`flow/design.v`:
```
`timescale 1ns / 1ps
module PEv3(
    clk,
    rst, 
    in_en,
    data_horz,
    data_obli,
    data_vert,
    active,
    A,
    B,
    C,
    D,
    E,
    H,
    horz_out,
    obli_out,
    bypass_en,
    opsum
    );
    parameter iWIDTH = 16;
    parameter oWIDTH = 16;
    localparam M_WIDTH = oWIDTH;
    localparam A_WIDTH = oWIDTH;
    input clk, rst, active, in_en, A, B, C, D, E, H;
    input [iWIDTH-1:0] data_horz, data_obli;
    input [A_WIDTH-1:0] data_vert;
    output logic [A_WIDTH-1:0] opsum;
    output logic [iWIDTH-1:0] horz_out, obli_out;
    output logic bypass_en;
    logic [iWIDTH-1:0] data_a_reg;
    always@(posedge clk) begin
        if (rst == 0) begin
            data_a_reg <= 0;
        end
        else if (A_mux && in_en) begin
            data_a_reg <= data_horz;
        end
        else begin
            data_a_reg <= 0;
        end
    end
    logic [iWIDTH-1:0] data_b_reg;
    always@(posedge clk) begin
        if (rst == 0) begin
            data_b_reg <= 0;
        end
        else if (B_mux && in_en) begin
            data_b_reg <= (H_mux)? data_vert[iWIDTH-1:0]: data_obli;
        end 
        else begin
            data_b_reg <= 0;
        end
    end
    reg [M_WIDTH-1:0] m_reg;
    always@(posedge clk) begin
        if (rst == 0) begin
            m_reg <= 0;
        end
        else begin
            m_reg <= data_a_reg * data_b_reg;
        end
    end
    logic [A_WIDTH-1:0] a_wire;
    always@(m_reg or psum_mux) begin
        a_wire <= m_reg + psum_mux;
    end
    reg [A_WIDTH-1:0] psum_reg;
    always@(posedge clk) begin
        if (rst == 0) begin
            psum_reg <= 0;
        end
        else begin
            psum_reg <= a_wire;
        end
    end
    logic [A_WIDTH-1:0] psum_mux;
    always@(psum_reg or C_mux) begin
        if (C_mux == 1) begin
            psum_mux <= psum_reg;
        end
        else begin
            psum_mux <= 0;
        end
    end
    logic [A_WIDTH-1:0] opsum_mux;
    always@(a_wire or data_vert_mux or D_mux) begin
        if (D_mux == 1) begin
            opsum_mux <= a_wire;
        end
        else begin
            opsum_mux <= data_vert_mux;
        end
    end
    always@(posedge clk) begin
        if (rst == 0) begin
            opsum <= 0;
        end
        else begin
         opsum <= opsum_mux;
        end
    end
    logic [A_WIDTH-1:0] data_vert_mux;
    always@(data_vert or E_mux) begin
        if (E_mux == 1) begin
            data_vert_mux <= data_vert;
        end
        else begin
            data_vert_mux <= 0;
        end
    end
    wire A_mux;
    assign A_mux = (active)? A:0;
    wire B_mux;
    assign B_mux = (active)? B:0;
    wire C_mux;
    assign C_mux = (active)? C:0;
    wire D_mux;
    assign D_mux = (active)? D:0;
    wire E_mux;
    assign E_mux = E;
    wire H_mux;
    assign H_mux = (active)? H:0;
    assign horz_out = data_a_reg;
    assign obli_out = data_b_reg;
    always@(posedge clk) begin
        bypass_en <= in_en;
    end
endmodule
`timescale 1ns / 1ps
module ACv2(
    clk,
    rst,
    ipsum,
    bn_param_in_en,
    bn_param_in,
    config_bits,
    in_en,
    F,
    data_out,
    data_out_en,
    bn_param_out,
    bn_param_out_en
    );
    parameter IN_WIDTH = 32;  
    parameter ACC_WIDTH = 35;  
    parameter BN_SCALE_WIDTH = 16;
    parameter BN_SHIFT_WIDTH = 16;
    localparam BN_PARAM_WIDTH = BN_SCALE_WIDTH + BN_SHIFT_WIDTH;  
    input logic clk, rst, in_en, F, bn_param_in_en;
    input [2:0] config_bits;
    input logic [IN_WIDTH-1:0] ipsum;
    input [BN_PARAM_WIDTH-1:0] bn_param_in;
    output [ACC_WIDTH-1:0] data_out;
    output logic [BN_PARAM_WIDTH-1:0] bn_param_out;
    output logic bn_param_out_en, data_out_en;
    logic [IN_WIDTH-1:0] ipsum_reg;
    always@(posedge clk) begin
        if (~rst) begin
            ipsum_reg <= 0;
        end
        else if (in_en) begin
            ipsum_reg <= ipsum;
        end
        else begin
            ipsum_reg <= 0;
        end
    end
    logic [ACC_WIDTH-1:0] add_node;
    logic [ACC_WIDTH-1:0] psum_reg;
    always@(posedge clk) begin
        if (~rst) begin
            psum_reg <= 0;
        end
        else begin
            psum_reg <= add_node;
        end
    end
    logic in_en_dly;
    always@(posedge clk) begin
        in_en_dly <= in_en;
    end
    logic [ACC_WIDTH-1:0] psum_mux;
    assign psum_mux = (config_bits[2] & in_en_dly)? psum_reg:0;
    assign add_node = ipsum_reg + psum_mux;
    logic [BN_PARAM_WIDTH-1:0] bn_param_reg;
    always@(posedge clk) begin
        if (~rst) begin
            bn_param_reg <= 0;
        end
        else if (bn_param_in_en) begin
            bn_param_reg <= bn_param_in;
        end
    end
    logic [BN_SCALE_WIDTH-1:0] bn_scale;
    assign bn_scale = bn_param_reg[BN_PARAM_WIDTH-1:BN_PARAM_WIDTH-BN_SCALE_WIDTH];
    logic [BN_SHIFT_WIDTH-1:0] bn_shift;
    assign bn_shift = bn_param_reg[BN_SCALE_WIDTH-1:0];
    logic [BN_SCALE_WIDTH+ACC_WIDTH-1:0] bn_scale_node;
    assign bn_scale_node = add_node * bn_scale;
    logic [BN_SCALE_WIDTH+ACC_WIDTH:0] be_shift_node;
    assign be_shift_node = bn_scale_node + bn_shift;
    logic [BN_SCALE_WIDTH+ACC_WIDTH:0] bn_mux;
    assign bn_mux = (config_bits[0])? be_shift_node: add_node;
    logic [BN_SCALE_WIDTH+ACC_WIDTH:0] relu_node;
    assign relu_node = ($signed(bn_mux) > $signed(0))? bn_mux: 0;
    logic [BN_SCALE_WIDTH+ACC_WIDTH:0] relu_mux;
    assign relu_mux = (config_bits[1])? relu_node: bn_mux;
    assign data_out = relu_mux;
    assign data_out_en = F;
    always@(posedge clk) begin
        bn_param_out_en <= bn_param_in_en;
    end
    always@(posedge clk) begin
        bn_param_out <= bn_param_in;
    end
endmodule
`timescale 1ns / 1ps
module SystolicBank_v2(
	clk,
	rst,
	in_en,
	conv_mm,
	isac,
	isrelu,
	isbn,
	active_1,
	active_2,
	active_3,
	data_in_horz_1,
	data_in_horz_2,
	data_in_horz_3,
	data_in_obli_1,
	data_in_obli_2,
	data_in_obli_3,
	data_in_obli_4,
	data_in_obli_5,
	data_in_obli_6,
	bn_param_in,
	bn_param_in_en,
	A_1,
	A_2,
	A_3,
	A_4,
	B_1,
	B_2,
	B_3,
	B_4,
	C_1,
	C_2,
	C_3,
	C_4,
	D_1,
	D_2,
	D_3,
	D_4,
	E_1,
	E_2,
	E_3,
	E_4,
	F_1,
	F_2,
	F_3,
	F_4,
	G_1,
	G_2,
	G_3,
	G_4,
	H_1,
	H_2,
	H_3,
	H_4,
	dout_en_1,
	dout_en_2,
	dout_en_3,
	dout_en_4,
	dout_1,
	dout_2,
	dout_3,
	dout_4
);
	parameter nCols = 4;
	parameter nRows = 3;
	parameter iWidth = 8;
	parameter oWidth = 8;
	localparam MODE_CONV = 0; localparam MODE_MM = 1;
	input clk, rst, in_en, conv_mm, isac, isrelu, isbn;
	input active_1;
	input active_2;
	input active_3;
	input [7:0] data_in_horz_1;
	input [7:0] data_in_horz_2;
	input [7:0] data_in_horz_3;
	input [7:0] data_in_obli_1;
	input [7:0] data_in_obli_2;
	input [7:0] data_in_obli_3;
	input [7:0] data_in_obli_4;
	input [7:0] data_in_obli_5;
	input [7:0] data_in_obli_6;
	input [15:0] bn_param_in;
	input bn_param_in_en;
	input A_1;
	input A_2;
	input A_3;
	input A_4;
	input B_1;
	input B_2;
	input B_3;
	input B_4;
	input C_1;
	input C_2;
	input C_3;
	input C_4;
	input D_1;
	input D_2;
	input D_3;
	input D_4;
	input E_1;
	input E_2;
	input E_3;
	input E_4;
	input F_1;
	input F_2;
	input F_3;
	input F_4;
	input G_1;
	input G_2;
	input G_3;
	input G_4;
	input H_1;
	input H_2;
	input H_3;
	input H_4;
	output [7:0] dout_1;
	output [7:0] dout_2;
	output [7:0] dout_3;
	output [7:0] dout_4;
	output dout_en_1;
	output dout_en_2;
	output dout_en_3;
	output dout_en_4;
	logic bypass_en_1_0;
	logic bypass_en_1_1;
	logic bypass_en_1_2;
	logic bypass_en_1_3;
	logic bypass_en_1_4;
	logic bypass_en_2_0;
	logic bypass_en_2_1;
	logic bypass_en_2_2;
	logic bypass_en_2_3;
	logic bypass_en_2_4;
	logic bypass_en_3_0;
	logic bypass_en_3_1;
	logic bypass_en_3_2;
	logic bypass_en_3_3;
	logic bypass_en_3_4;
	logic [7:0] data_in_vert_1_1;
	logic [7:0] data_in_vert_1_2;
	logic [7:0] data_in_vert_1_3;
	logic [7:0] data_in_vert_1_4;
	logic [7:0] data_in_vert_2_1;
	logic [7:0] data_in_vert_2_2;
	logic [7:0] data_in_vert_2_3;
	logic [7:0] data_in_vert_2_4;
	logic [7:0] data_in_vert_3_1;
	logic [7:0] data_in_vert_3_2;
	logic [7:0] data_in_vert_3_3;
	logic [7:0] data_in_vert_3_4;
	logic [7:0] data_in_vert_4_1;
	logic [7:0] data_in_vert_4_2;
	logic [7:0] data_in_vert_4_3;
	logic [7:0] data_in_vert_4_4;
	logic [7:0] data_in_horz_1_0;
	logic [7:0] data_in_horz_1_1;
	logic [7:0] data_in_horz_1_2;
	logic [7:0] data_in_horz_1_3;
	logic [7:0] data_in_horz_1_4;
	logic [7:0] data_in_horz_2_0;
	logic [7:0] data_in_horz_2_1;
	logic [7:0] data_in_horz_2_2;
	logic [7:0] data_in_horz_2_3;
	logic [7:0] data_in_horz_2_4;
	logic [7:0] data_in_horz_3_0;
	logic [7:0] data_in_horz_3_1;
	logic [7:0] data_in_horz_3_2;
	logic [7:0] data_in_horz_3_3;
	logic [7:0] data_in_horz_3_4;
	logic [7:0] data_in_horz_4_0;
	logic [7:0] data_in_horz_4_1;
	logic [7:0] data_in_horz_4_2;
	logic [7:0] data_in_horz_4_3;
	logic [7:0] data_in_horz_4_4;
	logic [7:0] data_in_obli_1_0;
	logic [7:0] data_in_obli_1_1;
	logic [7:0] data_in_obli_1_2;
	logic [7:0] data_in_obli_1_3;
	logic [7:0] data_in_obli_1_4;
	logic [7:0] data_in_obli_2_0;
	logic [7:0] data_in_obli_2_1;
	logic [7:0] data_in_obli_2_2;
	logic [7:0] data_in_obli_2_3;
	logic [7:0] data_in_obli_2_4;
	logic [7:0] data_in_obli_3_0;
	logic [7:0] data_in_obli_3_1;
	logic [7:0] data_in_obli_3_2;
	logic [7:0] data_in_obli_3_3;
	logic [7:0] data_in_obli_3_4;
	logic [7:0] data_in_obli_4_0;
	logic [7:0] data_in_obli_4_1;
	logic [7:0] data_in_obli_4_2;
	logic [7:0] data_in_obli_4_3;
	logic [7:0] data_in_obli_4_4;
	logic [15:0] bn_param_out_1;
	logic [15:0] bn_param_out_2;
	logic [15:0] bn_param_out_3;
	logic [15:0] bn_param_out_4;
	logic bn_param_out_en_1;
	logic bn_param_out_en_2;
	logic bn_param_out_en_3;
	logic bn_param_out_en_4;
	assign data_in_vert_4_1 = (conv_mm == MODE_CONV)? 0: data_in_obli_3;
	assign data_in_vert_4_2 = (conv_mm == MODE_CONV)? 0: data_in_obli_4;
	assign data_in_vert_4_3 = (conv_mm == MODE_CONV)? 0: data_in_obli_5;
	assign data_in_vert_4_4 = (conv_mm == MODE_CONV)? 0: data_in_obli_6;
	assign bypass_en_1_0 = in_en;
	assign bypass_en_2_0 = in_en;
	assign bypass_en_3_0 = in_en;
	assign data_in_horz_1_0 = data_in_horz_1;
	assign data_in_horz_2_0 = data_in_horz_2;
	assign data_in_horz_3_0 = data_in_horz_3;
	assign data_in_obli_2_0 = (conv_mm == MODE_CONV)? data_in_obli_1: 0;
	assign data_in_obli_3_0 = (conv_mm == MODE_CONV)? data_in_obli_2: 0;
	assign data_in_obli_4_0 = (conv_mm == MODE_CONV)? data_in_obli_3: 0;
	assign data_in_obli_4_1 = (conv_mm == MODE_CONV)? data_in_obli_4: 0;
	assign data_in_obli_4_2 = (conv_mm == MODE_CONV)? data_in_obli_5: 0;
	assign data_in_obli_4_3 = (conv_mm == MODE_CONV)? data_in_obli_6: 0;
	PEv3 # (.iWIDTH(iWidth), .oWIDTH(oWidth)) p_1_1(.clk(clk), .rst(rst), .in_en(bypass_en_1_0), .data_vert(data_in_vert_2_1), .active(active_1), .data_horz(data_in_horz_1_0), .data_obli(data_in_obli_2_0), .A(A_1), .B(B_1), .C(C_1), .D(D_1), .E(E_1), .H(H_1), .horz_out(data_in_horz_1_1), .obli_out(data_in_obli_1_1), .bypass_en(bypass_en_1_1), .opsum(data_in_vert_1_1));
	PEv3 # (.iWIDTH(iWidth), .oWIDTH(oWidth)) p_1_2(.clk(clk), .rst(rst), .in_en(bypass_en_1_1), .data_vert(data_in_vert_2_2), .active(active_1), .data_horz(data_in_horz_1_1), .data_obli(data_in_obli_2_1), .A(A_2), .B(B_2), .C(C_2), .D(D_2), .E(E_2), .H(H_2), .horz_out(data_in_horz_1_2), .obli_out(data_in_obli_1_2), .bypass_en(bypass_en_1_2), .opsum(data_in_vert_1_2));
	PEv3 # (.iWIDTH(iWidth), .oWIDTH(oWidth)) p_1_3(.clk(clk), .rst(rst), .in_en(bypass_en_1_2), .data_vert(data_in_vert_2_3), .active(active_1), .data_horz(data_in_horz_1_2), .data_obli(data_in_obli_2_2), .A(A_3), .B(B_3), .C(C_3), .D(D_3), .E(E_3), .H(H_3), .horz_out(data_in_horz_1_3), .obli_out(data_in_obli_1_3), .bypass_en(bypass_en_1_3), .opsum(data_in_vert_1_3));
	PEv3 # (.iWIDTH(iWidth), .oWIDTH(oWidth)) p_1_4(.clk(clk), .rst(rst), .in_en(bypass_en_1_3), .data_vert(data_in_vert_2_4), .active(active_1), .data_horz(data_in_horz_1_3), .data_obli(data_in_obli_2_3), .A(A_4), .B(B_4), .C(C_4), .D(D_4), .E(E_4), .H(H_4), .horz_out(data_in_horz_1_4), .obli_out(data_in_obli_1_4), .bypass_en(bypass_en_1_4), .opsum(data_in_vert_1_4));
	PEv3 # (.iWIDTH(iWidth), .oWIDTH(oWidth)) p_2_1(.clk(clk), .rst(rst), .in_en(bypass_en_2_0), .data_vert(data_in_vert_3_1), .active(active_2), .data_horz(data_in_horz_2_0), .data_obli(data_in_obli_3_0), .A(A_1), .B(B_1), .C(C_1), .D(D_1), .E(E_1), .H(H_1), .horz_out(data_in_horz_2_1), .obli_out(data_in_obli_2_1), .bypass_en(bypass_en_2_1), .opsum(data_in_vert_2_1));
	PEv3 # (.iWIDTH(iWidth), .oWIDTH(oWidth)) p_2_2(.clk(clk), .rst(rst), .in_en(bypass_en_2_1), .data_vert(data_in_vert_3_2), .active(active_2), .data_horz(data_in_horz_2_1), .data_obli(data_in_obli_3_1), .A(A_2), .B(B_2), .C(C_2), .D(D_2), .E(E_2), .H(H_2), .horz_out(data_in_horz_2_2), .obli_out(data_in_obli_2_2), .bypass_en(bypass_en_2_2), .opsum(data_in_vert_2_2));
	PEv3 # (.iWIDTH(iWidth), .oWIDTH(oWidth)) p_2_3(.clk(clk), .rst(rst), .in_en(bypass_en_2_2), .data_vert(data_in_vert_3_3), .active(active_2), .data_horz(data_in_horz_2_2), .data_obli(data_in_obli_3_2), .A(A_3), .B(B_3), .C(C_3), .D(D_3), .E(E_3), .H(H_3), .horz_out(data_in_horz_2_3), .obli_out(data_in_obli_2_3), .bypass_en(bypass_en_2_3), .opsum(data_in_vert_2_3));
	PEv3 # (.iWIDTH(iWidth), .oWIDTH(oWidth)) p_2_4(.clk(clk), .rst(rst), .in_en(bypass_en_2_3), .data_vert(data_in_vert_3_4), .active(active_2), .data_horz(data_in_horz_2_3), .data_obli(data_in_obli_3_3), .A(A_4), .B(B_4), .C(C_4), .D(D_4), .E(E_4), .H(H_4), .horz_out(data_in_horz_2_4), .obli_out(data_in_obli_2_4), .bypass_en(bypass_en_2_4), .opsum(data_in_vert_2_4));
	PEv3 # (.iWIDTH(iWidth), .oWIDTH(oWidth)) p_3_1(.clk(clk), .rst(rst), .in_en(bypass_en_3_0), .data_vert(data_in_vert_4_1), .active(active_3), .data_horz(data_in_horz_3_0), .data_obli(data_in_obli_4_0), .A(A_1), .B(B_1), .C(C_1), .D(D_1), .E(E_1), .H(H_1), .horz_out(data_in_horz_3_1), .obli_out(data_in_obli_3_1), .bypass_en(bypass_en_3_1), .opsum(data_in_vert_3_1));
	PEv3 # (.iWIDTH(iWidth), .oWIDTH(oWidth)) p_3_2(.clk(clk), .rst(rst), .in_en(bypass_en_3_1), .data_vert(data_in_vert_4_2), .active(active_3), .data_horz(data_in_horz_3_1), .data_obli(data_in_obli_4_1), .A(A_2), .B(B_2), .C(C_2), .D(D_2), .E(E_2), .H(H_2), .horz_out(data_in_horz_3_2), .obli_out(data_in_obli_3_2), .bypass_en(bypass_en_3_2), .opsum(data_in_vert_3_2));
	PEv3 # (.iWIDTH(iWidth), .oWIDTH(oWidth)) p_3_3(.clk(clk), .rst(rst), .in_en(bypass_en_3_2), .data_vert(data_in_vert_4_3), .active(active_3), .data_horz(data_in_horz_3_2), .data_obli(data_in_obli_4_2), .A(A_3), .B(B_3), .C(C_3), .D(D_3), .E(E_3), .H(H_3), .horz_out(data_in_horz_3_3), .obli_out(data_in_obli_3_3), .bypass_en(bypass_en_3_3), .opsum(data_in_vert_3_3));
	PEv3 # (.iWIDTH(iWidth), .oWIDTH(oWidth)) p_3_4(.clk(clk), .rst(rst), .in_en(bypass_en_3_3), .data_vert(data_in_vert_4_4), .active(active_3), .data_horz(data_in_horz_3_3), .data_obli(data_in_obli_4_3), .A(A_4), .B(B_4), .C(C_4), .D(D_4), .E(E_4), .H(H_4), .horz_out(data_in_horz_3_4), .obli_out(data_in_obli_3_4), .bypass_en(bypass_en_3_4), .opsum(data_in_vert_3_4));
	ACv2 # (.IN_WIDTH(oWidth), .ACC_WIDTH(oWidth), .BN_SCALE_WIDTH(oWidth), .BN_SHIFT_WIDTH(oWidth)) ac_1(.clk(clk), .rst(rst), .config_bits({isac, isrelu, isbn}), .in_en(G_1), .ipsum(data_in_vert_1_1), .F(F_1), .bn_param_in_en(bn_param_in_en), .bn_param_in(bn_param_in), .bn_param_out(bn_param_out_1), .bn_param_out_en(bn_param_out_en_1), .data_out_en(dout_en_1), .data_out(dout_1));
	ACv2 # (.IN_WIDTH(oWidth), .ACC_WIDTH(oWidth), .BN_SCALE_WIDTH(oWidth), .BN_SHIFT_WIDTH(oWidth)) ac_2(.clk(clk), .rst(rst), .config_bits({isac, isrelu, isbn}), .in_en(G_2), .ipsum(data_in_vert_1_2), .F(F_2), .bn_param_in_en(bn_param_out_en_1), .bn_param_in(bn_param_out_1), .bn_param_out(bn_param_out_2), .bn_param_out_en(bn_param_out_en_2), .data_out_en(dout_en_2), .data_out(dout_2));
	ACv2 # (.IN_WIDTH(oWidth), .ACC_WIDTH(oWidth), .BN_SCALE_WIDTH(oWidth), .BN_SHIFT_WIDTH(oWidth)) ac_3(.clk(clk), .rst(rst), .config_bits({isac, isrelu, isbn}), .in_en(G_3), .ipsum(data_in_vert_1_3), .F(F_3), .bn_param_in_en(bn_param_out_en_2), .bn_param_in(bn_param_out_2), .bn_param_out(bn_param_out_3), .bn_param_out_en(bn_param_out_en_3), .data_out_en(dout_en_3), .data_out(dout_3));
	ACv2 # (.IN_WIDTH(oWidth), .ACC_WIDTH(oWidth), .BN_SCALE_WIDTH(oWidth), .BN_SHIFT_WIDTH(oWidth)) ac_4(.clk(clk), .rst(rst), .config_bits({isac, isrelu, isbn}), .in_en(G_4), .ipsum(data_in_vert_1_4), .F(F_4), .bn_param_in_en(bn_param_out_en_3), .bn_param_in(bn_param_out_3), .bn_param_out(bn_param_out_4), .bn_param_out_en(bn_param_out_en_4), .data_out_en(dout_en_4), .data_out(dout_4));
endmodule
`timescale 1ns / 1ps
module DFSMv2(
    clk,
    rst,
    start,
    config_bits,
    in_en,
    start_out,
    in_en_bypass,
    A, B, C, D, E, F, G, H
    );
    parameter MAX_nPERIOD = 8;
    parameter MAX_nLMAC = 3*512*8;
    parameter MAX_nSHFT = 192;
    localparam CONF_REG_LEN = $clog2(MAX_nPERIOD) + $clog2(MAX_nLMAC) + $clog2(MAX_nSHFT);
    localparam MAC_CNT_WIDTH = (MAX_nLMAC > MAX_nSHFT)? MAX_nLMAC:MAX_nSHFT;
    input clk, rst, start, in_en;
    input [CONF_REG_LEN:0] config_bits;
    output logic start_out, in_en_bypass, A, B, C, D, E, F, G, H;
    localparam S0 = 0; localparam S1 = 1; localparam S2 = 2; localparam S0p = 3;
    localparam mdCONV = 0; localparam mdMM = 1;
    logic mode;
    assign mode = config_bits[CONF_REG_LEN];
    logic [$clog2(MAX_nPERIOD)-1:0] config_nPeriod;
    assign config_nPeriod = config_bits[CONF_REG_LEN-1:CONF_REG_LEN-$clog2(MAX_nPERIOD)];
    logic [$clog2(MAX_nLMAC)-1:0] config_nLMAC;
    assign config_nLMAC = config_bits[CONF_REG_LEN-$clog2(MAX_nPERIOD)-1:CONF_REG_LEN-$clog2(MAX_nPERIOD)-$clog2(MAX_nLMAC)];
    logic [$clog2(MAX_nSHFT)-1:0] config_nSHFT;
    assign config_nSHFT = config_bits[CONF_REG_LEN-$clog2(MAX_nPERIOD)-$clog2(MAX_nLMAC)-1:0];
    reg [1:0] state;
    always@(posedge clk) begin
        if (rst == 0) begin
            state <= S0;
        end
        else begin
            case (state)
                S0: begin
                        if (start) begin
                            state <= S0p;
                        end
                    end
                S0p: begin
                        if (in_en) begin
                            state <= S1;
                        end
                     end
                S1: begin
                        if (!(mac_count < config_nLMAC-1)) begin
                            state <= S2;
                        end 
                        else begin
                            if (~in_en) begin
                                state <= S0p;
                            end
                        end
                    end
                S2: begin
                        if (!(mac_count < config_nSHFT-1)) begin
                            if (period_count < config_nPeriod-1) begin
                                state <= (in_en)? S1:S0p;
                            end
                            else begin
                                state <= S0;
                            end
                        end
                    end
            endcase
        end
    end
    reg [$clog2(MAC_CNT_WIDTH)-1:0] mac_count;
    always@(posedge clk) begin
        if (~rst) begin
            mac_count <= 0;
        end
        else begin
            if (state == S1) begin
                if (mac_count < config_nLMAC-1) begin
                    mac_count <= mac_count + 1;
                end
                else begin
                    mac_count <= 0;
                end
            end
            else if (state == S2) begin
                if (mac_count < config_nSHFT-1) begin
                    mac_count <= mac_count + 1;
                end
                else begin
                    mac_count <= 0;
                end
            end
            else if (state == S0p) begin
                mac_count <= mac_count;
            end
            else begin
                mac_count <= 0;
            end
        end
    end
    reg [$clog2(MAX_nPERIOD)-1:0] period_count;
    always@(posedge clk) begin
        if (rst == 0) begin
            period_count <= 0;
        end
        else if (state == S0) begin
            period_count <= 0;
        end
        else if (state == S2 && (!(mac_count == MAX_nSHFT-1))) begin
            if (period_count < config_nPeriod-1) begin
                period_count <= period_count + 1;
            end
            else begin
                period_count <= 0;
            end
        end
    end
    always@(state) begin
        if (state == S1) begin
            A = 1;
        end
        else begin
            A = 0;
        end
    end
    always@(state) begin
        if (state == S1 || state == S0p) begin
            B = 1;
        end
        else begin
            B = 0;
        end
    end
    always@(posedge clk) begin
        if (state == S1 || state == S0p) begin
            C <= 1;
        end
        else begin
            C <= 0;
        end
    end
    always@(posedge clk) begin
        if (state == S1) begin
            D <= 1;
        end
        else begin
            D <= 0;
        end
    end
    always@(posedge clk) begin
        if (state == S2) begin
            E <= 1;
        end
        else begin
            E <= 0;
        end
    end
    reg [MAX_nSHFT-1:0] F_dly;
    always@(posedge clk) begin
        if (rst == 0) begin
            F_dly <= 0;
        end
        else if (state == S2 && mac_count == 0) begin
            F_dly <= {F_dly[MAX_nSHFT-2:0], 1'b1};
        end
        else begin
            F_dly <= {F_dly[MAX_nSHFT-2:0], 1'b0};
        end
    end
    always@(posedge clk) begin
        if (rst == 0) begin
            F <= 0;
        end
        else begin
            F <= F_dly[config_nSHFT-1];
        end
    end
    always@(posedge clk) begin
        G <= (state == S2)? 1:0;
    end
    always@(posedge clk) begin
        H <= (mode == mdMM && state == S1)? 1: 0;
    end
    always@(posedge clk) begin
        in_en_bypass <= in_en;
    end
    always@(posedge clk) begin
        start_out <= start;
    end
endmodule
`timescale 1ns / 1ps
module DFSMv3(
    clk,
    rst,
    start,
    config_bits,
    all_data_rdy,
    in_en,
    start_out,
    in_en_bypass,
    data_preread,
    A, B, C, D, E, F, G, H
    );
    parameter MAX_nPERIOD = 8;
    parameter MAX_nLMAC = 3*512*8;
    parameter MAX_nSHFT = 192;
    localparam CONF_REG_LEN = $clog2(MAX_nPERIOD) + $clog2(MAX_nLMAC) + $clog2(MAX_nSHFT);
    localparam MAC_CNT_WIDTH = (MAX_nLMAC > MAX_nSHFT)? MAX_nLMAC:MAX_nSHFT;
    input clk, rst, start, all_data_rdy, in_en;
    input [CONF_REG_LEN:0] config_bits;
    output logic start_out, in_en_bypass, data_preread, A, B, C, D, E, F, G, H;
    localparam S0 = 0; localparam S1 = 1; localparam S2 = 2; localparam S0p = 3;
    localparam mdCONV = 0; localparam mdMM = 1;
    logic mode;
    assign mode = config_bits[CONF_REG_LEN];
    logic [$clog2(MAX_nPERIOD)-1:0] config_nPeriod;
    assign config_nPeriod = config_bits[CONF_REG_LEN-1:CONF_REG_LEN-$clog2(MAX_nPERIOD)];
    logic [$clog2(MAX_nLMAC)-1:0] config_nLMAC;
    assign config_nLMAC = config_bits[CONF_REG_LEN-$clog2(MAX_nPERIOD)-1:CONF_REG_LEN-$clog2(MAX_nPERIOD)-$clog2(MAX_nLMAC)];
    logic [$clog2(MAX_nSHFT)-1:0] config_nSHFT;
    assign config_nSHFT = config_bits[CONF_REG_LEN-$clog2(MAX_nPERIOD)-$clog2(MAX_nLMAC)-1:0];
    reg [1:0] state;
    always@(posedge clk) begin
        if (rst == 0) begin
            state <= S0;
        end
        else begin
            case (state)
                S0: begin
                        if (start) begin
                            state <= S0p;
                        end
                    end
                S0p: begin
                        if (all_data_rdy) begin
                            state <= S1;
                        end
                     end
                S1: begin
                        if (!(mac_count < config_nLMAC-1)) begin
                            state <= S2;
                        end 
                        else begin
                            if (~all_data_rdy) begin
                                state <= S0p;
                            end
                        end
                    end
                S2: begin
                        if (!(mac_count < config_nSHFT-1)) begin
                            if (period_count < config_nPeriod-1) begin
                                state <= (all_data_rdy)? S1:S0p;
                            end
                            else begin
                                state <= S0;
                            end
                        end
                    end
            endcase
        end
    end
    reg [$clog2(MAC_CNT_WIDTH)-1:0] mac_count;
    always@(posedge clk) begin
        if (~rst) begin
            mac_count <= 0;
        end
        else begin
            if (state == S1) begin
                if (mac_count < config_nLMAC-1) begin
                    mac_count <= mac_count + 1;
                end
                else begin
                    mac_count <= 0;
                end
            end
            else if (state == S2) begin
                if (mac_count < config_nSHFT-1) begin
                    mac_count <= mac_count + 1;
                end
                else begin
                    mac_count <= 0;
                end
            end
            else if (state == S0p) begin
                mac_count <= mac_count;
            end
            else begin
                mac_count <= 0;
            end
        end
    end
    reg [$clog2(MAX_nPERIOD)-1:0] period_count;
    always@(posedge clk) begin
        if (rst == 0) begin
            period_count <= 0;
        end
        else if (state == S0) begin
            period_count <= 0;
        end
        else if (state == S2 && (!(mac_count == MAX_nSHFT-1))) begin
            if (period_count < config_nPeriod-1) begin
                period_count <= period_count + 1;
            end
            else begin
                period_count <= 0;
            end
        end
    end
    logic A_dly;
    always@(posedge clk) begin
        if (state == S1) begin
            A_dly <= 1;
        end
        else begin
            A_dly <= 0;
        end
    end
    always@(posedge clk) begin
        A <= A_dly;
    end
    logic B_dly;
    always@(posedge clk) begin
        if (state == S1 || state == S0p) begin
            B_dly <= 1;
        end
        else begin
            B_dly <= 0;
        end
    end
    always@(posedge clk) begin
        B <= B_dly;
    end
    logic [1:0] C_dly;
    always@(posedge clk) begin
        if (state == S1 || state == S0p) begin
            C_dly <= {C_dly[0], 1'b1};
        end
        else begin
            C_dly <= {C_dly[0], 1'b0};
        end
    end
    always@(posedge clk) begin
        C <= C_dly[1];
    end
    logic [2:0] D_dly;
    always@(posedge clk) begin
        if (state == S1) begin
            D_dly <= {D_dly[1:0], 1'b1};
        end
        else begin
            D_dly <= {D_dly[1:0], 1'b0};
        end
    end
    always@(posedge clk) begin
        D <= D_dly[2];
    end
    logic [1:0] E_dly;
    always@(posedge clk) begin
        E_dly <= (state == S2)? {E_dly[0], 1'b1} : {E_dly[0], 1'b0}; 
    end
    always@(posedge clk) begin
        E <= E_dly[1];
    end
    reg [MAX_nSHFT+1:0] F_dly;
    always@(posedge clk) begin
        if (rst == 0) begin
            F_dly <= 0;
        end
        else if (state == S2 && mac_count == 0) begin
            F_dly <= {F_dly[MAX_nSHFT:0], 1'b1};
        end
        else begin
            F_dly <= {F_dly[MAX_nSHFT:0], 1'b0};
        end
    end
    always@(posedge clk) begin
        if (rst == 0) begin
            F <= 0;
        end
        else begin
            F <= F_dly[config_nSHFT+1];
        end
    end
    logic [1:0] G_dly;
    always@(posedge clk) begin
        G_dly <= (state == S2)? {G_dly[0], 1'b1}:{G_dly[0], 1'b0};
    end
    always@(posedge clk) begin
        G <= G_dly[1];
    end
    logic [1:0] H_dly;
    always@(posedge clk) begin
        H_dly <= (mode == mdMM && state == S1)? {H_dly[0], 1'b1}: {H_dly[0], 1'b0};
    end
    always@(posedge clk) begin
        H <= H_dly[1];
    end
    always@(posedge clk) begin
        in_en_bypass <= in_en;
    end
    always@(posedge clk) begin
        start_out <= start;
    end
    assign data_preread = (state == S1)? 1: 0;
endmodule
module SystolicCore(
	input clk,
	input rst,
	input start,
	input mode_conv_mm,
	input isac,
	input isrelu,
	input isbn,
	input [22:0] dfsm_config,
	input all_data_rdy,
	input pe_config_1_1,
	input pe_config_1_2,
	input pe_config_1_3,
	input pe_config_2_1,
	input pe_config_2_2,
	input pe_config_2_3,
	input [7:0] data_horz_1_1,
	input [7:0] data_horz_1_2,
	input [7:0] data_horz_1_3,
	input [7:0] data_horz_2_1,
	input [7:0] data_horz_2_2,
	input [7:0] data_horz_2_3,
	input [7:0] data_obli_1,
	input [7:0] data_obli_2,
	input [7:0] data_obli_3,
	input [7:0] data_obli_4,
	input [7:0] data_obli_5,
	input [7:0] data_obli_6,
	input [15:0] data_bn_1,
	input [15:0] data_bn_2,
	input data_bn_en,
	output data_preread,
	output [7:0] dout_1_1,
	output [7:0] dout_1_2,
	output [7:0] dout_1_3,
	output [7:0] dout_1_4,
	output [7:0] dout_2_1,
	output [7:0] dout_2_2,
	output [7:0] dout_2_3,
	output [7:0] dout_2_4,
	output dout_en_1_1,
	output dout_en_1_2,
	output dout_en_1_3,
	output dout_en_1_4,
	output dout_en_2_1,
	output dout_en_2_2,
	output dout_en_2_3,
	output dout_en_2_4
);
	parameter nCols = 4;
	parameter nRows = 3;
	parameter iWidth = 8;
	parameter oWidth = 8;
	parameter DFSM_MAX_nPERIOD = 512;
	parameter DFSM_MAX_nLMAC = 3072;
	parameter DFSM_MAX_nSHFT = 3;
	logic A_1, A_2, A_3, A_4;
	logic B_1, B_2, B_3, B_4;
	logic C_1, C_2, C_3, C_4;
	logic D_1, D_2, D_3, D_4;
	logic E_1, E_2, E_3, E_4;
	logic F_1, F_2, F_3, F_4;
	logic G_1, G_2, G_3, G_4;
	logic H_1, H_2, H_3, H_4;
	logic dfsm_data_en_1, dfsm_data_en_2, dfsm_data_en_3, dfsm_data_en_4;
	logic start_bypass_1, start_bypass_2, start_bypass_3, start_bypass_4;
	logic array_data_en;
	always@(posedge clk) begin
		if (~rst) begin
			array_data_en <= 0;
		end
		else begin
			array_data_en <= data_preread;
		end
	end
	SystolicBank_v2 # (.iWidth(iWidth), .oWidth(oWidth), .nRows(nRows), .nCols(nCols)) bank_1(.clk(clk), .rst(rst), .in_en(array_data_en), .conv_mm(mode_conv_mm), .isac(isac), .isrelu(isrelu), .isbn(isbn), .bn_param_in_en(data_bn_en), .bn_param_in(data_bn_1), .active_1(pe_config_1_1), .active_2(pe_config_1_2), .active_3(pe_config_1_3), .data_in_horz_1(data_horz_1_1), .data_in_horz_2(data_horz_1_2), .data_in_horz_3(data_horz_1_3), .data_in_obli_1(data_obli_1), .data_in_obli_2(data_obli_2), .data_in_obli_3(data_obli_3), .data_in_obli_4(data_obli_4), .data_in_obli_5(data_obli_5), .data_in_obli_6(data_obli_6), .A_1(A_1), .A_2(A_2), .A_3(A_3), .A_4(A_4), .B_1(B_1), .B_2(B_2), .B_3(B_3), .B_4(B_4), .C_1(C_1), .C_2(C_2), .C_3(C_3), .C_4(C_4), .D_1(D_1), .D_2(D_2), .D_3(D_3), .D_4(D_4), .E_1(E_1), .E_2(E_2), .E_3(E_3), .E_4(E_4), .F_1(F_1), .F_2(F_2), .F_3(F_3), .F_4(F_4), .G_1(G_1), .G_2(G_2), .G_3(G_3), .G_4(G_4), .H_1(H_1), .H_2(H_2), .H_3(H_3), .H_4(H_4), .dout_en_1(dout_en_1_1), .dout_en_2(dout_en_1_2), .dout_en_3(dout_en_1_3), .dout_en_4(dout_en_1_4), .dout_1(dout_1_1), .dout_2(dout_1_2), .dout_3(dout_1_3), .dout_4(dout_1_4));
	SystolicBank_v2 # (.iWidth(iWidth), .oWidth(oWidth), .nRows(nRows), .nCols(nCols)) bank_2(.clk(clk), .rst(rst), .in_en(array_data_en), .conv_mm(mode_conv_mm), .isac(isac), .isrelu(isrelu), .isbn(isbn), .bn_param_in_en(data_bn_en), .bn_param_in(data_bn_2), .active_1(pe_config_2_1), .active_2(pe_config_2_2), .active_3(pe_config_2_3), .data_in_horz_1(data_horz_2_1), .data_in_horz_2(data_horz_2_2), .data_in_horz_3(data_horz_2_3), .data_in_obli_1(data_obli_1), .data_in_obli_2(data_obli_2), .data_in_obli_3(data_obli_3), .data_in_obli_4(data_obli_4), .data_in_obli_5(data_obli_5), .data_in_obli_6(data_obli_6), .A_1(A_1), .A_2(A_2), .A_3(A_3), .A_4(A_4), .B_1(B_1), .B_2(B_2), .B_3(B_3), .B_4(B_4), .C_1(C_1), .C_2(C_2), .C_3(C_3), .C_4(C_4), .D_1(D_1), .D_2(D_2), .D_3(D_3), .D_4(D_4), .E_1(E_1), .E_2(E_2), .E_3(E_3), .E_4(E_4), .F_1(F_1), .F_2(F_2), .F_3(F_3), .F_4(F_4), .G_1(G_1), .G_2(G_2), .G_3(G_3), .G_4(G_4), .H_1(H_1), .H_2(H_2), .H_3(H_3), .H_4(H_4), .dout_en_1(dout_en_2_1), .dout_en_2(dout_en_2_2), .dout_en_3(dout_en_2_3), .dout_en_4(dout_en_2_4), .dout_1(dout_2_1), .dout_2(dout_2_2), .dout_3(dout_2_3), .dout_4(dout_2_4));
	DFSMv3 # (.MAX_nPERIOD(DFSM_MAX_nPERIOD), .MAX_nLMAC(DFSM_MAX_nLMAC), .MAX_nSHFT(DFSM_MAX_nSHFT)) fsm_1(.clk(clk), .rst(rst), .config_bits({mode_conv_mm, dfsm_config}), .all_data_rdy(all_data_rdy), .in_en(array_data_en), .start(start), .data_preread(data_preread), .in_en_bypass(dfsm_data_en_1), .start_out(start_bypass_1), .A(A_1), .B(B_1), .C(C_1), .D(D_1), .E(E_1), .F(F_1), .G(G_1), .H(H_1));
	DFSMv2 # (.MAX_nPERIOD(DFSM_MAX_nPERIOD), .MAX_nLMAC(DFSM_MAX_nLMAC), .MAX_nSHFT(DFSM_MAX_nSHFT)) fsm_2(.clk(clk), .rst(rst), .config_bits({mode_conv_mm, dfsm_config}), .in_en(dfsm_data_en_1), .start(start_bypass_1), .in_en_bypass(dfsm_data_en_2), .start_out(start_bypass_2), .A(A_2), .B(B_2), .C(C_2), .D(D_2), .E(E_2), .F(F_2), .G(G_2), .H(H_2));
	DFSMv2 # (.MAX_nPERIOD(DFSM_MAX_nPERIOD), .MAX_nLMAC(DFSM_MAX_nLMAC), .MAX_nSHFT(DFSM_MAX_nSHFT)) fsm_3(.clk(clk), .rst(rst), .config_bits({mode_conv_mm, dfsm_config}), .in_en(dfsm_data_en_2), .start(start_bypass_2), .in_en_bypass(dfsm_data_en_3), .start_out(start_bypass_3), .A(A_3), .B(B_3), .C(C_3), .D(D_3), .E(E_3), .F(F_3), .G(G_3), .H(H_3));
	DFSMv2 # (.MAX_nPERIOD(DFSM_MAX_nPERIOD), .MAX_nLMAC(DFSM_MAX_nLMAC), .MAX_nSHFT(DFSM_MAX_nSHFT)) fsm_4(.clk(clk), .rst(rst), .config_bits({mode_conv_mm, dfsm_config}), .in_en(dfsm_data_en_3), .start(start_bypass_3), .in_en_bypass(dfsm_data_en_4), .start_out(start_bypass_4), .A(A_4), .B(B_4), .C(C_4), .D(D_4), .E(E_4), .F(F_4), .G(G_4), .H(H_4));
endmodule
```
`flow/run.sh`:
```
#!/bin/bash
# the make line also repeats each setting of config.mk as NAME=value (left out here)
make -C /OpenROAD-flow-scripts/flow DESIGN_CONFIG=/design/flow/config.mk WORK_HOME=/design/flow/orfs CLKGATE_MAP_FILE= finish
```
`flow/config.mk`:
```
export PLATFORM = sky130hd
export DESIGN_NAME = SystolicCore
export DESIGN_NICKNAME = SystolicCore
export VERILOG_FILES = /design/flow/design.v
export SDC_FILE = /design/flow/constraint.sdc
export NUM_CORES = 4
export LEC_CHECK = 0
export CAP_MARGIN = 20
export CELL_PAD_IN_SITES_GLOBAL_PLACEMENT = 2
export CORE_MARGIN = 2
export CORE_UTILIZATION = 56
export CTS_CLUSTER_SIZE = 18
export SLEW_MARGIN = 20
export TNS_END_PERCENT = 85
```
`flow/constraint.sdc`:
```
create_clock -name core_clock -period 6.99 [get_ports {clk}]
set_input_delay 1.3980 -clock core_clock [delete_from_list [all_inputs] [get_ports {clk}]]
set_output_delay 1.3980 -clock core_clock [all_outputs]
set_load 0.01 [all_outputs]
```
==> results.txt, run 1 <==
fresh numbers from the pnr run: status finished with violations, Layout Check Fails setup timing, CTS sink count roughly 1500, die width around 420 um, Tmin final approximately 9 ns, Hold Path End fsm_1.D, Final Setup Violations between 60 and 70, Die Ht around 420 um, max cap viols 0, CORE AREA ~170000 um^2, Avg Vias per Cell roughly 5.4, Syn Nets around 13000, synthesized cell area about 97000 um^2, critical path peak fanout 7, Seq cells post-synth around 1500, leading area contributor after synthesis dfxtp_1, part of the power in combinational logic about 4.7%, cts bufs inserted between 150 and 200, Yosys Instances approximately 11000, critical path class in2out, worst endpoint data arrival time approximately 7.6 ns, TritonCTS clock tree yes, Buf/Inv on CP 7, buffers from clock root to sink, at most 3, number of logged tool warnings roughly 61, Worst setup SP type input port, DIE AREA 176000 um^2, yosys stat area ~97000 um^2, Crit path max-delay family adder cells, # DRC 0, count of non-filler cells in the finished layout 13700, combinational group power approximately 860 uW, Hold Crit Start fsm_1.D_dly[2], WP data required roughly 5.6 ns, Pwr Density approximately 160 nW/um^2, Max VDD drop 0.000223 V, number of enable flip-flop cells 0, slowest CP cell fa_1, Via Count around 74000, grt total ovfl 0, port bufs approximately 240, post-synthesis cell count 10700, initial antenna violation count 13, RSZ-0062 raised after global routing yes, root buffer cell clkbuf_16, top post-synthesis cells by count dfxtp_1 (1469), and2_1 (1337), inv_1 (1209), ha_1 (1067), nand2_1 (964), Post-Syn Area per Cell a little over 9 um^2, Top logic family adder cells, Area leader share a little over 30%, final antenna-violating net count 0, Power Sequential about 8600 uW, final worst-path cycle share 128%, Post-synth top flop dfxtp_1, placed insts 13300, Clk pwr share about half, CP endpoint kind primary output, Sequential Power Share about 46%, placer congestion estimate ~0.95, largest net degree at the start of global routing about 120, Leak Pwr ~0.055 uW, hold buffers post-CTS 0, Highest Clock Rate 0.111 GHz, Syn-to-layout area delta 16.3%, Setup WS pre-CTS -2.43 ns, P_sw approximately 4400 uW, xor+xnor area frac approximately 6.5%, Slew Viols, Final 0, mux share ~1.9%, Final Skew around 0.046 ns, H-tree levels 4, worst hold path type reg2reg, CP peak stage delay 0.50 ns, Seq/Total Area, Yosys 30.3%, worst r2r path cells 13, Synth top cell by count dfxtp_1, GRT Total Usage between 20% and 30%, WP depth 28, FP Rows between 150 and 200, simple-gate share of the synthesized area 20.7%, Netlist cell types between 80 and 90, asr flop ratio synth 0%, reg2reg start bank_1.p_2_1.data_a_reg[2], Worst Setup SP isac, first-pass iteration count of the detailed router 5, 1st-iter DRT viols ~4400, clk latency late pin 0.83 ns, Clk power slightly above 9000 uW, Worst Setup EP dout_2_3[3], Final nets ~13000, WHS Path Cells 0, setup slack after layout -1.98 ns, detailed placement HPWL roughly 200 mm, Most common cell on crit path fa_1, Max power group clock, yosys warning tally 5, biggest area cells dfxtp_1 (30%), fa_1 (14%), ha_1 (14%), and2_1 (8.6%), inv_1 (4.7%), FF-to-FF setup slack 3.14 ns, Adder Share, Synth between 20% and 30%, Slew Limit Headroom between 30% and 40%, switching share of power between 20% and 30%, WL per Instance 19.1 um, first-pass GRT wire length 416 mm, Int Power between 10000 and 15000 uW, IO Pins roughly 240, worst slew pin tran 1.03 ns, vias in the first global route 75600, compound-cell area share of the yosys netlist under 10%, CTS clk-pin slew, worst paths ~0.070 ns, WL final roughly 260 mm, fill count between 10000 and 15000, Reg2Reg Capture Point bank_1.p_2_1.m_reg[7], fp_density between 50% and 60%, Final Hold Fails 0
final cells by class:
cell class	count	area, um^2	area share [%]
well taps	2310	2890	2.56
repair buffers	774	6550	5.81
clock inverters	90	1310	1.16
clock buffers	203	4400	3.90
inverters	1210	4550	4.04
flip-flops and latches	1469	29400	26.1
multi-input cells	7665	63600	56.4
diodes	8	20.0	0.0178
metal layers:
| metal | share of wire, % | global-route usage [%] | vias up | wire [um] |
|---|---|---|---|---|
| met4 | 3.7 | 10.8 | 2 | 9740 |
| li1 | - | - | 35600 | - |
| met1 | 44 | 39.3 | 36000 | 115000 |
| met5 | 0.0050 | 0 | - | 13 |
| met3 | 4.6 | 3.50 | 464 | 12100 |
| met2 | 48 | 50.7 | 1706 | 125000 |
repair_timing:
action	in CTS	in global routing
cloned	1	0
setup buffers	67	36
resized	356	137
endpoints found under the setup margin	64	64
pin swaps	106	193
metrics by stage:
| stage | TNS [ns] | utilization [%] | power (uW) | hold slack [ns] | instance area [um^2] |
|---|---|---|---|---|---|
| floorplan | -81.34 | - | 9180 | 0.310 | 98000 |
| global placement | -134.16 | 61.3 | 9600 | 0.316 | 105000 |
| detailed placement | -140.35 | 61.3 | 9610 | 0.314 | 105000 |
| CTS | -105.65 | 65.2 | 18600 | 0.330 | 112000 |
| global route | -122.48 | 65.6 | 19100 | 0.334 | 113000 |
| finish | -107.02 | 65.6 | 18500 | 0.329 | 113000 |
==> run 2: changes to the inputs <==
CELL_PAD_IN_SITES_GLOBAL_PLACEMENT = default   (was 2)
CORE_UTILIZATION = 72   (was 56)
CTS_CLUSTER_DIAMETER = 266   (was default)
CTS_CLUSTER_SIZE = 10   (was 18)
HOLD_SLACK_MARGIN = 0.29   (was default)
PLACE_DENSITY = 0.6   (was default)
SETUP_SLACK_MARGIN = 1.09   (was default)
TNS_END_PERCENT = 5   (was 85)
clock period = 6.57 ns   (was 6.99 ns; I/O delays follow)
==> run 2 against run 1 <==
  * Still fails the layout checks on setup timing
  * Sequential cell count stayed put
  * Via count is 3.5% higher
  * Register-to-register slack worse by 0.41 ns
  * Largest cell class unchanged
==> results.txt, run 2 <==
fresh numbers from the pnr run: status finished with violations, Layout Check Fails setup timing, worst endpoint data arrival time 7.49 ns, # DRC 0, root buffer cell clkbuf_16, initial antenna violation count 25, leading area contributor after synthesis dfxtp_1, CORE AREA approximately 130000 um^2, final antenna-violating net count 0, fp_density a little over 70%, RSZ-0062 raised after global routing yes, Area leader share between 30 and 40%, Seq/Total Area, Yosys 30.3%, Hold Path End fsm_1.D_dly[1], worst r2r path cells 12, grt total ovfl 0, GRT Total Usage about two fifths, vias in the first global route approximately 79000, biggest area cells dfxtp_1 (30%), fa_1 (14%), ha_1 (14%), and2_1 (8.6%), inv_1 (4.7%), Yosys Instances 10700, compound-cell area share of the yosys netlist approximately 7.0%, Pwr Density 166 nW/um^2, WP data required about 5.3 ns, Most common cell on crit path fa_1, WL per Instance about 20 um, Clk pwr share between 40 and 50%, P_sw 4300 uW, Setup TNS -119.51 ns, placer congestion estimate approximately 1, Int Power between 10000 and 15000 uW, number of enable flip-flop cells 0, post-synthesis cell count 10700, Hold Crit Start fsm_1.D_dly[0], Max VDD drop approximately 0.00026 V, synthesized cell area 96900 um^2, Final nets roughly 13000, combinational group power 907 uW, max cap viols 0, clk latency late pin slightly above 0.8 ns, buffers from clock root to sink, at most 3, CP endpoint kind primary output, Slew Viols, Final 0, Worst Setup EP dout_2_3[4], Post-Syn Area per Cell 9.09 um^2, Leak Pwr around 0.054 uW, largest net degree at the start of global routing 161, H-tree levels 4, CTS clk-pin slew, worst paths ~0.05 ns, TritonCTS clock tree yes, Tot Pwr approximately 18000 uW, CTS sink count ~1500, Buf/Inv on CP 7, Highest Clock Rate approximately 0.11 GHz, switching share of power 23.7%, Avg Vias per Cell about 5.9, Final Skew 0.0403 ns, Top logic family adder cells, DIE AREA approximately 140000 um^2, first-pass GRT wire length between 400 and 500 mm, port bufs 238, Sequential Power Share between 50% and 60%, Reg2Reg Capture Point bank_2.p_2_1.m_reg[7], Adder Share, Synth roughly 28%, detailed placement HPWL slightly below 200 mm, simple-gate share of the synthesized area 20.7%, critical path peak fanout 7, part of the power in combinational logic under 10%, WP depth 28, Tmin final approximately 9 ns, Slew Limit Headroom 23.7%, final worst-path cycle share 134%, asr flop ratio synth 0%, Seq cells post-synth about 1500, first-pass iteration count of the detailed router 6, worst hold path type reg2reg, reg2reg start bank_2.p_2_1.data_b_reg[2], CP peak stage delay 0.53 ns, Synth top cell by count dfxtp_1, Final Setup Violations between 60 and 70, Final Hold Fails 0, WL final between 200 and 300 mm, Power Sequential approximately 9000 uW, Syn-to-layout area delta 13.0%, FF-to-FF setup slack around 2.7 ns, Post-synth top flop dfxtp_1, 1st-iter DRT viols just under 6000, IO Pins 239, yosys warning tally 5, top post-synthesis cells by count dfxtp_1 (1469), and2_1 (1337), inv_1 (1209), ha_1 (1067), nand2_1 (964), cts bufs inserted about 160, Crit path max-delay family adder cells, die width 371 um, mux share 1.85%, critical path class in2out, Via Count 76300, xor+xnor area frac 6.51%, Setup WS pre-CTS -3.10 ns, slowest CP cell fa_1, Die Ht 371 um, WHS Path Cells 0, FP Rows 134, yosys stat area 96900 um^2, Max power group registers, number of logged tool warnings roughly 68, Netlist cell types around 82, setup slack after layout -2.23 ns, Worst Setup SP isac, Clk power between 8000 and 9000 uW, Worst setup SP type input port, Syn Nets around 13000, worst slew pin tran between 1 and 1.5 ns
-- run 2: cell type report --
cell class                      count  area [um^2]
Multi-Input combinational cell   7665        62900
Sequential cell                  1469        29400
Fill cell                        8421        23900
Timing Repair Buffer              705         6000
Inverter                         1210         4550
Clock buffer                      169         4210
Tap cell                         1768         2210
Clock inverter                     11          216
Antenna cell                       13         32.5
-- run 2: per-stage QoR --
step | hold slack [ns] | cells | area (um^2) | util (%)
floorplan | 0.310 | 10700 | 97500 | -
detailed placement | 0.314 | 12800 | 104000 | 78.0
global placement | 0.311 | 12800 | 104000 | 78.0
CTS | 0.325 | 13000 | 109000 | 81.9
finish | 0.324 | 13000 | 110000 | 82.1
global route | 0.333 | 13000 | 109000 | 82.0
-- run 2: metal layers --
metal,vias to the layer above,share of wire (%),global-route usage (%)
met5,-,0.021,0
met3,896,7.7,6.91
met4,10,6.3,21.7
met2,3109,47,63.8
li1,35300,-,-
met1,36900,39,46.5
-- run 2: repair_timing --
action	CTS	global route
setup endpoints to repair	64	64
setup buffers	27	7
resized	315	43
pin swaps	93	27
hold buffers	0	0
cloned	2	0
==> run 3: changes to the inputs <==
ABC_AREA = 1   (was default)
CTS_CLUSTER_DIAMETER = 235   (was 266)
CTS_CLUSTER_SIZE = default   (was 10)
HOLD_SLACK_MARGIN = default   (was 0.29)
PLACE_DENSITY = 0.78   (was 0.6)
SETUP_SLACK_MARGIN = 0.77   (was 1.09)
TNS_END_PERCENT = default   (was 5)
clock period = 6.67 ns   (was 6.57 ns; I/O delays follow)
==> run 3 against run 2 <==
  * Still fails the layout checks on setup timing
  * Wire length grew 19%
  * Clock skew is 0.0032 ns higher
  * Worst hold slack about the same
  * Cell count grew 31%
  * Sequential power down 1%
  * Sequential share of layout area shrank 2.8 points
  * First-iteration DRC count rose by 43%
  * Clock power is 15% higher
  * Via count is 25% higher
  * Sequential cell count unchanged
  * Setup slack improved by 0.52 ns
  * Largest cell class unchanged
==> results.txt, run 3 <==
fresh numbers from the pnr run: Adder Share, Synth 25.6%, CP endpoint kind primary output, Final Skew about 0.044 ns, Clk pwr share between 40 and 50%, Synth top cell by count inv_1, Tmin final approximately 8.4 ns, Avg Vias per Cell about 5.6, hold buffers post-CTS 0, Setup TNS -98.52 ns, yosys stat area 105000 um^2, worst hold path type reg2reg, Hold Path End fsm_1.H_dly[1], biggest area cells dfxtp_1 (28%), fa_1 (13%), ha_1 (13%), inv_1 (12%), nand2_1 (11%), Slew Limit Headroom about a quarter, CTS clk-pin slew, worst paths 0.06 ns, clk latency late pin 0.82 ns, final antenna-violating net count 0, asr flop ratio synth 0%, Worst setup SP type input port, Layout Check Fails setup timing, detailed placement HPWL approximately 230 mm, Final Instance Area between 100000 and 150000 um^2, Power Sequential about 9000 uW, Pwr Density roughly 160 nW/um^2, Sequential Power Share 45.9%, critical path class in2out, Crit path max-delay family buffers and inverters, Hold Crit Start fsm_1.H_dly[0], Syn-to-layout area delta 17.0%, switching share of power 24.7%, Top logic family adder cells, post-layout util a little under nine tenths, status finished with violations, setup slack after layout -1.71 ns, Most common cell on crit path buf_4, die width between 300 and 400 um, critical path peak fanout 7, Worst Setup EP dout_1_3[0], slowest CP cell ha_4, Post-Syn Area per Cell 7.33 um^2, Seq/Total Area, Yosys 28.1%, Post-synth top flop dfxtp_1, Area leader share roughly 28%, Final Setup Violations approximately 64, Netlist cell types approximately 54, Leak Pwr 0.0648 uW, worst endpoint data arrival time around 7 ns, worst slew pin tran ~1.1 ns, Final Hold Fails 0, Die Ht 385 um, max cap viols 0, CORE AREA about 140000 um^2, Final nets 16900, Worst Setup SP isac, final worst-path cycle share 126%, post-synthesis cell count about 14000, Highest Clock Rate approximately 0.12 GHz, vias in the first global route approximately 96000, number of logged tool warnings a little over 70, worst r2r path cells 14, top post-synthesis cells by count inv_1 (3403), nand2_1 (3076), dfxtp_1 (1469), nor2_1 (1411), ha_1 (1067), yosys warning tally 5, Syn Nets between 15000 and 20000, part of the power in combinational logic between 6 and 7%, WP depth between 40 and 50, leading area contributor after synthesis dfxtp_1, xor+xnor area frac under 10%, port bufs approximately 240, Int Power 14800 uW, CP peak stage delay ~0.28 ns, WP data required approximately 5.3 ns, # DRC 0, WL per Instance 18.3 um, Seq cells post-synth approximately 1500, Yosys Instances approximately 14000, Tot Pwr between 15000 and 20000 uW, compound-cell area share of the yosys netlist under 10%, root buffer cell clkbuf_16, buffers from clock root to sink, at most 3, Clk power about 9400 uW, cts bufs inserted between 150 and 200, Max power group clock, placer congestion estimate approximately 1, FP Rows approximately 140, first-pass iteration count of the detailed router 9, Buf/Inv on CP 34, WHS Path Cells 0, DIE AREA 148000 um^2, combinational group power approximately 1300 uW, Slew Viols, Final 0, Via Count 95500, GRT Total Usage around two fifths, WL final 311 mm, fp_density 72.7%, initial antenna violation count 11, number of enable flip-flop cells 0, first-pass GRT wire length ~500 mm, simple-gate share of the synthesized area about a fifth, Area after DPL approximately 110000 um^2, RSZ-0062 raised after global routing yes, H-tree levels 4, P_sw between 4000 and 5000 uW, reg2reg start bank_1.p_2_1.data_a_reg[1], largest net degree at the start of global routing roughly 150, synthesized cell area 105000 um^2, 1st-iter DRT viols about 8400, FF-to-FF setup slack roughly 2.7 ns, IO Pins 239, fill count between 8000 and 9000, Max VDD drop approximately 0.00023 V, TritonCTS clock tree yes, CTS sink count between 1000 and 1500, grt total ovfl 0, mux share less than 1%, Reg2Reg Capture Point bank_1.p_2_1.m_reg[7]
run 3: repair_timing:
| action | in CTS | in global routing |
|---|---|---|
| setup buffers | 116 | 40 |
| gates cloned | 3 | 0 |
| gates resized | 424 | 323 |
| endpoints found under the setup margin | 64 | 64 |
| pin swaps | 135 | 169 |
run 3: area by class of cell:
| class | instances | area [um^2] | area share (%) |
|---|---|---|---|
| Inverter | 3407 | 12800 | 10.5 |
| Multi-Input combinational cell | 9043 | 64500 | 52.7 |
| Tap cell | 1903 | 2380 | 1.94 |
| Clock inverter | 89 | 1310 | 1.07 |
| Sequential cell | 1469 | 29400 | 24.0 |
| Antenna cell | 9 | 22.5 | 0.0184 |
| Timing Repair Buffer | 904 | 7720 | 6.31 |
| Clock buffer | 196 | 4250 | 3.47 |
run 3: through the flow:
stage,setup WS [ns],std cells,hold slack (ns)
4_1_cts,-1.46,17000,0.322
3_3_place_gp,-2.24,16600,0.311
5_1_grt,-1.87,17000,0.330
6_report,-1.71,17000,0.323
3_5_place_dp,-2.38,16600,0.312
2_1_floorplan,-0.622,14300,0.310
run 3: metal layers:
layer / share of wire, % / track usage [%] / wire length [um] / vias up
met5: 0.0096 / 0 / 30 / -
met4: 7.4 / 26.3 / 22900 / 6
met3: 9.6 / 8.44 / 30000 / 1483
met2: 46 / 68.1 / 144000 / 5151
met1: 37 / 49.1 / 115000 / 44500
li1: - / - / - / 44300
==> run 4: changes to the inputs <==
CTS_CLUSTER_DIAMETER = 364   (was 235)
CTS_CLUSTER_SIZE = 14   (was default)
PLACE_DENSITY = default   (was 0.78)
PLACE_DENSITY_LB_ADDON = 0.1   (was default)
SETUP_SLACK_MARGIN = 1.33   (was 0.77)
clock period = 4.62 ns   (was 6.67 ns; I/O delays follow)
==> run 4 against run 3 <==
  * The layout still fails its checks (setup timing)
  * Area after synthesis stayed put
  * Combinational power increased by 68%
  * Via count rose by 3.4%
  * Clock-buffer cell count shrank 80
  * Critical path type unchanged
  * Sequential power rose by 44%
  * Highest routed layer unchanged
  * Largest power group is now registers
  * Clock power decreased by 2.2%
  * Critical endpoint is now dout_2_1[2]
  * Worst hold slack improved by 0.0048 ns
==> results.txt, run 4 <==
fresh numbers from the pnr run: status finished with violations, Layout Check Fails setup timing, biggest area cells dfxtp_1 (28%), fa_1 (13%), ha_1 (13%), inv_1 (12%), nand2_1 (11%), number of enable flip-flop cells 0, Area after DPL approximately 120000 um^2, WHS Path Cells 0, first-pass GRT wire length roughly 500 mm, final antenna-violating net count 0, number of logged tool warnings about 54, CTS sink count between 1000 and 1500, WL final 333 mm, worst r2r path cells 14, asr flop ratio synth 0%, Final Hold Fails 0, fp_density 72.7%, critical path class in2out, mux share less than 1%, simple-gate share of the synthesized area 20.7%, RSZ-0062 raised after global routing yes, detailed placement HPWL about 230 mm, 1st-iter DRT viols about 11000, Hold Path End fsm_1.H, synthesized cell area around 100000 um^2, DIE AREA 148000 um^2, Crit path max-delay family adder cells, grt total ovfl 0, Final Setup Violations roughly 64, leading area contributor after synthesis dfxtp_1, Via Count roughly 99000, clk latency late pin ~0.78 ns, H-tree levels 3, Clk pwr share 37.8%, P_sw ~6200 uW, Sequential Power Share 53.5%, Highest Clock Rate approximately 0.13 GHz, Syn-to-layout area delta 18.1%, Reg2Reg Capture Point bank_2.p_1_1.m_reg[7], root buffer cell clkbuf_16, fill count 8065, yosys warning tally 5, Seq/Total Area, Yosys ~28%, GRT Total Usage approximately 43%, DR WL met3 ~35 mm, WP data required ~3.7 ns, Worst Setup SP isac, Final Skew ~0.062 ns, max layer used met5, top post-synthesis cells by count inv_1 (3403), nand2_1 (3076), dfxtp_1 (1469), nor2_1 (1411), ha_1 (1067), die width slightly below 400 um, Synth top cell by count inv_1, slowest CP cell fa_1, Clk power between 9000 and 10000 uW, register area between 20000 and 30000 um^2, WL per Instance approximately 19 um, CP endpoint kind primary output, critical path peak fanout 5, part of the power in combinational logic a little under 9%, Most common cell on crit path fa_1, Leak Pwr 0.0655 uW, final worst-path cycle share 171%, Comb gate area 65100 um^2, worst endpoint data arrival time ~7 ns, WP depth 31, IO Pins between 200 and 250, FP Rows roughly 140, post-layout util approximately 86%, placer congestion estimate between 1 and 1.5, Syn Nets between 15000 and 20000, Yosys Instances about 14000, vias in the first global route around 99000, Avg Vias per Cell between 5 and 6, initial antenna violation count 19, wire length on met2 ~150 mm, worst slew pin tran 1.24 ns, CTS clk-pin slew, worst paths 0.07 ns, port bufs 238, worst hold path type reg2reg, yosys stat area between 100000 and 150000 um^2, Final Instance Area ~120000 um^2, Buf/Inv on CP 8, Pwr Density 196 nW/um^2, xor+xnor area frac under 10%, Slew Limit Headroom 17.0%, Final nets approximately 17000, Power Sequential 13000 uW, setup slack after layout -3.29 ns, Seq cells post-synth roughly 1500, max cap viols 0, Area leader share 28.1%, Post-synth top flop dfxtp_1, CORE AREA ~140000 um^2, reg2reg start bank_2.p_1_1.data_a_reg[1], Max VDD drop 0.000335 V, FF-to-FF setup slack about 0.76 ns, Hold Crit Start fsm_1.H_dly[1], Netlist cell types approximately 54, CP peak stage delay 0.59 ns, post-synthesis cell count ~14000, cts bufs inserted about 110, largest net degree at the start of global routing about 99, Post-Syn Area per Cell 7.33 um^2, Die Ht approximately 390 um, Int Power about 18000 uW, wl on met1 119 mm, Worst Setup EP dout_2_1[2], switching share of power roughly a quarter, TritonCTS clock tree yes, Tmin final slightly below 8 ns, first-pass iteration count of the detailed router 12, Max power group registers, combinational group power between 2000 and 2500 uW, # DRC 0, Adder Share, Synth about 26%, Slew Viols, Final 0, compound-cell area share of the yosys netlist approximately 6.5%, Top logic family adder cells, Worst setup SP type input port, buffers from clock root to sink, at most 3
run 4: per-layer routing:
layer / GRT usage (%) / up-vias
li1: - / 44900
met1: 51.1 / 45700
met2: 70.8 / 6082
met3: 8.76 / 2050
met4: 28.1 / 24
met5: 0 / -
run 4: area by class of cell:
cell class | count | area share [%]
well taps | 1903 | 1.93
flip-flops and latches | 1469 | 24.0
repair buffers | 1296 | 8.60
inverters | 3407 | 10.4
multi-input cells | 9043 | 52.6
clock inverters | 6 | 0.120
clock buffers | 116 | 2.33
diodes | 7 | 0.0142
run 4: timing repair:
action / in CTS / in global routing
pin swaps: 254 / 193
gates cloned: 3 / 0
buffers inserted: 271 / 31
setup endpoints to repair: 163 / 278
hold buffers: 0 / 0
gates resized: 638 / 366
run 4: through the flow:
step                setup TNS (ns)  total power, uW  std cells  hold slack [ns]  setup WS (ns)
global placement           -212.90            15100      16800            0.310          -3.39
floorplan                  -114.38            14200      14300            0.310          -1.85
detailed placement         -223.64            15200      16800            0.312          -3.59
CTS                        -168.01            24000      17200            0.327          -2.70
global route               -199.18            24800      17200            0.332          -3.66
finish                     -184.59            24200      17200            0.328          -3.29
Power and IR drop assume default switching activity.
